==> flow/design.v (excerpt) <==
module piped_wallace_mult(
    input wire clock, reset,
    input wire [15:0] x,y,
    output reg [31:0] prod
);
    genvar i,j;
    wire [31:0] pp[0:15];
    generate
        for(i=0; i<16; i=i+1) begin : PP_GEN
            for(j=0; j<32; j=j+1) begin : COL
                assign pp[i][j] = (j>=i && j<i+16) ? (x[j-i] & y[i]) : 1'b0;
            end
        end
    endgenerate
    wire [31:0] s0,s1,c0_0,c1_0,c02_0,c12_0;
    array_7_to_3_compressor A0(pp[0],pp[1],pp[2],pp[3],pp[4],pp[5],pp[6], s0, c0_0, c02_0);
    array_7_to_3_compressor A1(pp[7],pp[8],pp[9],pp[10],pp[11],pp[12],pp[13], s1, c1_0, c12_0);
    wire [31:0] c0  = c0_0  << 1;
    wire [31:0] c1  = c1_0  << 1;
    wire [31:0] c02 = c02_0 << 2;
    wire [31:0] c12 = c12_0 << 2;
    reg [31:0] rs0,rs1,rc0,rc1,rc02,rc12, rpp14,rpp15;
    always @(posedge clock or posedge reset)
        if(reset) begin
            rs0<=0; rs1<=0; rc0<=0; rc1<=0; rc02<=0; rc12<=0;
            rpp14<=0; rpp15<=0;
        end else begin
            rs0<=s0; rs1<=s1; rc0<=c0; rc1<=c1; rc02<=c02; rc12<=c12;
            rpp14<=pp[14]; rpp15<=pp[15];
        end
    wire [31:0] sum1,carry_1,carry_2;
    array_7_to_3_compressor A2(
  ...
clock: 2.8 ns
lec_check: 0
abc_area: 1
cap_margin: 20
cell_pad_in_sites_global_placement: 3
core_margin: 6
core_utilization: 53
cts_cluster_diameter: 136
cts_cluster_size: 36
gpl_timing_driven: 1
hold_slack_margin: 0.09
min_routing_layer: met2
place_density: 0.42
setup_slack_margin: 0.5
slew_margin: 15
run.sh (not shown) runs the stock make flow with config.mk's settings and CLKGATE_MAP_FILE=.
The starting point never finished: it broke off in 3_1_place_gp_skip_io on GPL-0301.
Change:
==> flow/config.mk (replaced) <==
export PLATFORM = sky130hd
export DESIGN_NAME = piped_wallace_mult
export DESIGN_NICKNAME = piped_wallace_mult
export VERILOG_FILES = /design/flow/design.v
export SDC_FILE = /design/flow/constraint.sdc
export NUM_CORES = 4
export LEC_CHECK = 0
export CAP_MARGIN = 20
export CORE_MARGIN = 2
export CORE_UTILIZATION = 40
export SLEW_MARGIN = 20
Result: This time the run completed with no timing, DRC or antenna violations; synthesized area decreases by 3.8%; synthesized cell count decreases by 24%; die size increases by 17%.
Change:
--- a/flow/config.mk
+++ b/flow/config.mk
@@ -8,4 +8,6 @@
 export CAP_MARGIN = 20
 export CORE_MARGIN = 2
-export CORE_UTILIZATION = 40
+export CORE_UTILIZATION = 70
+export CTS_CLUSTER_DIAMETER = 31
+export SETUP_SLACK_MARGIN = -0.15
 export SLEW_MARGIN = 20
==> flow/constraint.sdc (replaced) <==
create_clock -name core_clock -period 2.24 [get_ports {clock}]
set_input_delay 0.4480 -clock core_clock [delete_from_list [all_inputs] [get_ports {clock}]]
set_output_delay 0.4480 -clock core_clock [all_outputs]
set_load 0.01 [all_outputs]
What happened:
- Now the flow completed, yet does not pass: negative setup slack
- global-route usage grows by 16 points
- worst hold slack stays flat
- clock power grows by 82%
- total power grows by 46%
- combinational power grows by 39%
- design area grows by 3.4%
- non-clock buffer count grows by 29
- cell count shrinks by 9.0%
- flip-flop count does not change
- die area shrinks by 42%

---

piped_wallace_mult again, from the RTL that the note above started with.
Settings: LEC_CHECK=0, ABC_AREA=1, CAP_MARGIN=25, CORE_MARGIN=2, CORE_UTILIZATION=40, CTS_CLUSTER_SIZE=27, GPL_TIMING_DRIVEN=0, PLACE_DENSITY=0.9, SETUP_SLACK_MARGIN=0.51, SLEW_MARGIN=0, TNS_END_PERCENT=20; clock period 2.56 ns.
Change:
Settings changed: ABC_AREA 1 to not set, CAP_MARGIN 25 to 20, CORE_UTILIZATION 40 to 58, CTS_CLUSTER_SIZE 27 to not set, GPL_TIMING_DRIVEN 0 to not set, PLACE_DENSITY 0.9 to not set, SETUP_SLACK_MARGIN 0.51 to not set, SLEW_MARGIN 0 to 20, TNS_END_PERCENT 20 to not set.
Clock period 2.56 ns to 2.59 ns, I/O delays scaled along.
Clock skew hardly moves; setup slack loses 0.27 ns; register-to-register slack is worse by 0.24 ns; non-clock buffer count is higher by 3; via count goes down by 19%.
Change:
Settings changed: ABC_AREA set to 0, CORE_UTILIZATION 58 to 68, CTS_CLUSTER_SIZE set to 46, GPL_TIMING_DRIVEN set to 1, TNS_END_PERCENT set to 30.
Clock period 2.59 ns to 2.3 ns, I/O delays scaled along.
Outcome: This time the run finished with negative setup slack left. Register-to-register slack is worse by 0.19 ns. Total power increases by about 16%. Global-route usage went up by 5.3 points.
Change:
Settings changed: ABC_AREA 0 to 1, CTS_CLUSTER_SIZE 46 to 97, GPL_TIMING_DRIVEN 1 to not set, TNS_END_PERCENT 30 to not set.
Clock period 2.3 ns to 1.59 ns, I/O delays scaled along.
Outcome: The new run reached the layout checks and failed them: negative setup slack; clock-buffer cell count is higher by 1; utilization is higher by 13 points; sequential share of layout area is lower by 6.7 points; final cell count is higher by 27%; wire length is higher by 130%; total power is higher by 85%.
Change:
Settings changed: ABC_AREA 1 to 0, CORE_UTILIZATION 68 to 17, CTS_CLUSTER_SIZE 97 to 46, GPL_TIMING_DRIVEN set to 0, PLACE_DENSITY_LB_ADDON set to 0.23, TNS_END_PERCENT set to 30.
Clock period 1.59 ns to 2.69 ns, I/O delays scaled along.
The new run finished clean.
Clock-buffer cell count goes down by 5.
Non-clock buffer count fell by 164.
Final cell count is higher by 20%.
Global-route usage goes down by 38 points.
Setup slack is better by 0.79 ns.
Final area went down by 14%.
Wire length decreases by 49%.
Sequential share of layout area went up by 5.7 points.
Hold slack improved by 0.0040 ns.
Power came out lower by 55%.
Clock power decreases by 44%.
Change:
Settings changed: ABC_AREA 0 to 1, CORE_UTILIZATION 17 to 70, CTS_CLUSTER_SIZE 46 to not set, GPL_TIMING_DRIVEN 0 to not set, HOLD_SLACK_MARGIN set to 0.3, PLACE_DENSITY_LB_ADDON 0.23 to not set, TNS_END_PERCENT 30 to not set.
Clock period 2.69 ns to 1.77 ns, I/O delays scaled along.
With this change the flow ended with an error in 5_1_grt on GRT-0232.
Synthesized area rose by 4.0%.
Die size went down by about 70%.
Synthesized cell count climbs by about 30%.
Power figures rest on the tool's default switching activity, not on a simulated workload.
